== v48 ==
## CPU_Set
module CPU_Set(
    input CLK,
	 input reset,
	 input [15:0]camera,
	 input [15:0] move_command,
	 input [15:0] data_out,
	 output reg [23:0] memory_location,
	 output reg [15:0] memory_input,
	 output reg [127:0] display,
	 output reg write_memory
    );
    parameter [14:0] termination_line = 15'd22;
	 parameter [4:0] stall = 5'd0;
    parameter [4:0] store = 5'd1;
    parameter [4:0] add = 5'd2;
    parameter [4:0] sub = 5'd3;
    parameter [4:0] move = 5'd4;
    parameter [4:0] sll = 5'd5;
    parameter [4:0] srl = 5'd6;
    parameter [4:0] load_hi_reg = 5'd7;
    parameter [4:0] load_lo_reg = 5'd8;
    parameter [4:0] jump = 5'd9;
    parameter [4:0] set_servo = 5'd10;
    parameter [4:0] load_cam = 5'd11;
    parameter [4:0] move_buffer = 5'd12;
    parameter [4:0] bne = 5'd13;
    parameter [4:0] beq = 5'd14;
    parameter [4:0] slt = 5'd15;
    parameter [4:0] AND = 5'd16;
    parameter [4:0] OR = 5'd17;
    parameter [4:0] NOT = 5'd18;
    parameter [4:0] load = 5'd19;
    parameter [4:0] loadl = 5'd20;
    parameter [4:0] storel = 5'd21;
    parameter [1:0] phase0 = 2'b00;
    parameter [1:0] phase1 = 2'b01;
    parameter [1:0] phase2 = 2'b10;
    parameter [2:0] reg0 = 3'b000;
    parameter [2:0] reg1 = 3'b001;
    parameter [2:0] reg2 = 3'b010;
    parameter [2:0] reg3 = 3'b011;
    parameter [2:0] reg4 = 3'b100;
    parameter [2:0] reg5 = 3'b101;
    parameter [2:0] reg6 = 3'b110;    
	 reg [15:0] word;
	 reg [14:0] pc_counter;
	 reg [7:0] right_servo;  
	 reg [7:0] left_servo;
	 reg [7:0] hi_part;
	 reg [2:0] reg_to_store;
	 reg [1:0] phase;
	 reg memory_flag;
	 reg memory_ready;
	 reg load_store;  
	 reg [15:0] r0;
	 reg [15:0] r1;
	 reg [15:0] r2;
	 reg [15:0] r3;
	 reg [15:0] r4;
	 reg [15:0] r5;
	 reg [15:0] r6;
	 reg [15:0] r7;
	 reg [15:0] tempA;
	 reg [15:0] tempB;
	 reg [10:0] jump_amount;  
	 always@(posedge CLK)
	 begin 
		if(reset)
		begin
			word <= 16'b0;
			pc_counter <= 15'b0;
			right_servo <= 8'b0;
			left_servo <= 8'b0;
			hi_part <= 8'b0;
			reg_to_store <= 3'b0;
			phase <= 2'b11;
			memory_flag <= 1'b0;
			memory_ready <= 1'b0;
			write_memory <= 1'b0;
			load_store <= 1'b1;
			r0 <= 16'b0;
			r1 <= 16'b0;
			r2 <= 16'b0;
			r3 <= 16'b0;
			r4 <= 16'b0;
			r5 <= 16'b0;
			r6 <= 16'b0;
			r7 <= 16'b0;
			jump_amount <= 11'b0;
			memory_location <= 24'b0;
  ...
For scale: roughly 360 flip-flops, ~220 I/O pins, about 0.028 mm² of cells after synthesis.
==> flow/config.mk <==
export PLATFORM = sky130hd
export DESIGN_NAME = CPU_Set
export DESIGN_NICKNAME = CPU_Set
export VERILOG_FILES = /design/flow/design.v
export SDC_FILE = /design/flow/constraint.sdc
export NUM_CORES = 4
export LEC_CHECK = 0
export CAP_MARGIN = 20
export CORE_MARGIN = 4
export CORE_UTILIZATION = 25
export MAX_ROUTING_LAYER = met5
export PLACE_DENSITY = 0.39
export SETUP_SLACK_MARGIN = 0.68
export SLEW_MARGIN = 20
export TNS_END_PERCENT = 40
==> flow/constraint.sdc <==
create_clock -name core_clock -period 6.77 [get_ports {CLK}]
set_input_delay 1.3540 -clock core_clock [delete_from_list [all_inputs] [get_ports {CLK}]]
set_output_delay 1.3540 -clock core_clock [all_outputs]
set_load 0.01 [all_outputs]
run.sh (not shown) runs the stock make flow with config.mk's settings and CLKGATE_MAP_FILE=.
Modified inputs, v37 compared to v48
-- flow/config.mk --
<<< v48, line 8
>>> v37, line 8
export ABC_AREA = 1
<<< v48, line 9
export CORE_MARGIN = 4
export CORE_UTILIZATION = 25
export MAX_ROUTING_LAYER = met5
export PLACE_DENSITY = 0.39
export SETUP_SLACK_MARGIN = 0.68
>>> v37, line 10
export CORE_MARGIN = 2
export CORE_UTILIZATION = 71
export CTS_CLUSTER_DIAMETER = 238
export HOLD_SLACK_MARGIN = -0.09
<<< v48, line 15
export TNS_END_PERCENT = 40
>>> v37, line 15
==> flow/constraint.sdc <==
create_clock -name core_clock -period 6.45 [get_ports {CLK}]
set_input_delay 1.2900 -clock core_clock [delete_from_list [all_inputs] [get_ports {CLK}]]
set_output_delay 1.2900 -clock core_clock [all_outputs]
set_load 0.01 [all_outputs]
Results
- Tool error GRT-0116 stopped v37 during global routing (5_1_grt); no final results.
- On area share of and-or/or-and cells after synthesis, the lower figure sits with v48, not v37.
- Comparing v48 against v37, there is no change at all in post-CTS setup repair buffer count.
- Taking v48 as the reference point, the sequential share of the synthesized area of v37 rises by 2.6 points.
- Synthesized chip area reported by yosys: v37 vs v48 down 9.2%
- [compare] base=v48 new=v37: placement row count shows a reduction of 53, floorplan die area has decreased.
> inputs changed (v37 -> v14)
-- flow/config.mk --
<<< v37, line 8
export ABC_AREA = 1
>>> v14, line 8
<<< v37, line 11
export CORE_UTILIZATION = 71
export CTS_CLUSTER_DIAMETER = 238
export HOLD_SLACK_MARGIN = -0.09
>>> v14, line 10
export CORE_UTILIZATION = 40
export HOLD_SLACK_MARGIN = 0.29
export SETUP_SLACK_MARGIN = 0.97
==> flow/constraint.sdc <==
create_clock -name core_clock -period 3.96 [get_ports {CLK}]
set_input_delay 0.7920 -clock core_clock [delete_from_list [all_inputs] [get_ports {CLK}]]
set_output_delay 0.7920 -clock core_clock [all_outputs]
set_load 0.01 [all_outputs]
==> comparison <==
In v14 the implementation ran to completion but is not tape-out ready, as the final checks report negative setup slack. Arithmetic-cell share of the synthesized area counting full adders, half adders and majority gates, v37 and v14: higher on v37. In the reports for v37 and v14, the smaller synthesized cell count belongs to v14. Share of synthesized area spent on multiplexers ended up 16 points higher on v14 than on v37. Compared with v37, in v14 chip footprint climbed 93%; width of the die went up about 40%. The per-instance average area after synthesis of v14 exceeds that of v37 by 1.4 µm².
Relative to v14, the following input files were edited for v36:
-- flow/config.mk --
<<< v14, line 8
export CAP_MARGIN = 20
>>> v36, line 8
export ABC_AREA = 1
export CAP_MARGIN = 5
export CORE_ASPECT_RATIO = 0.68
<<< v14, line 10
export CORE_UTILIZATION = 40
export HOLD_SLACK_MARGIN = 0.29
export SETUP_SLACK_MARGIN = 0.97
>>> v36, line 12
export CORE_UTILIZATION = 72
export CTS_CLUSTER_DIAMETER = 238
export HOLD_SLACK_MARGIN = -0.09
export PLACE_DENSITY = 0.62
export SETUP_SLACK_MARGIN = 1.36
<<< v14, line 14
>>> v36, line 18
export TNS_END_PERCENT = 5
==> flow/constraint.sdc <==
create_clock -name core_clock -period 5.53 [get_ports {CLK}]
set_input_delay 1.1060 -clock core_clock [delete_from_list [all_inputs] [get_ports {CLK}]]
set_output_delay 1.1060 -clock core_clock [all_outputs]
set_load 0.01 [all_outputs]
==> results <==
In the summary table, v36 is marked failed, with error GRT-0116 raised in global routing (5_1_grt).
Floorplan row count, v36 and v14, lower one = v36.
For die span in x, dividing the value from v36 by the value from v14 gives 0.863.
Compared to v14, v36 has standard cell core area 50% lower.
Taking v14 as the reference, in v36 overall die area shrank by 49%, placer congestion estimate grew by 34%.
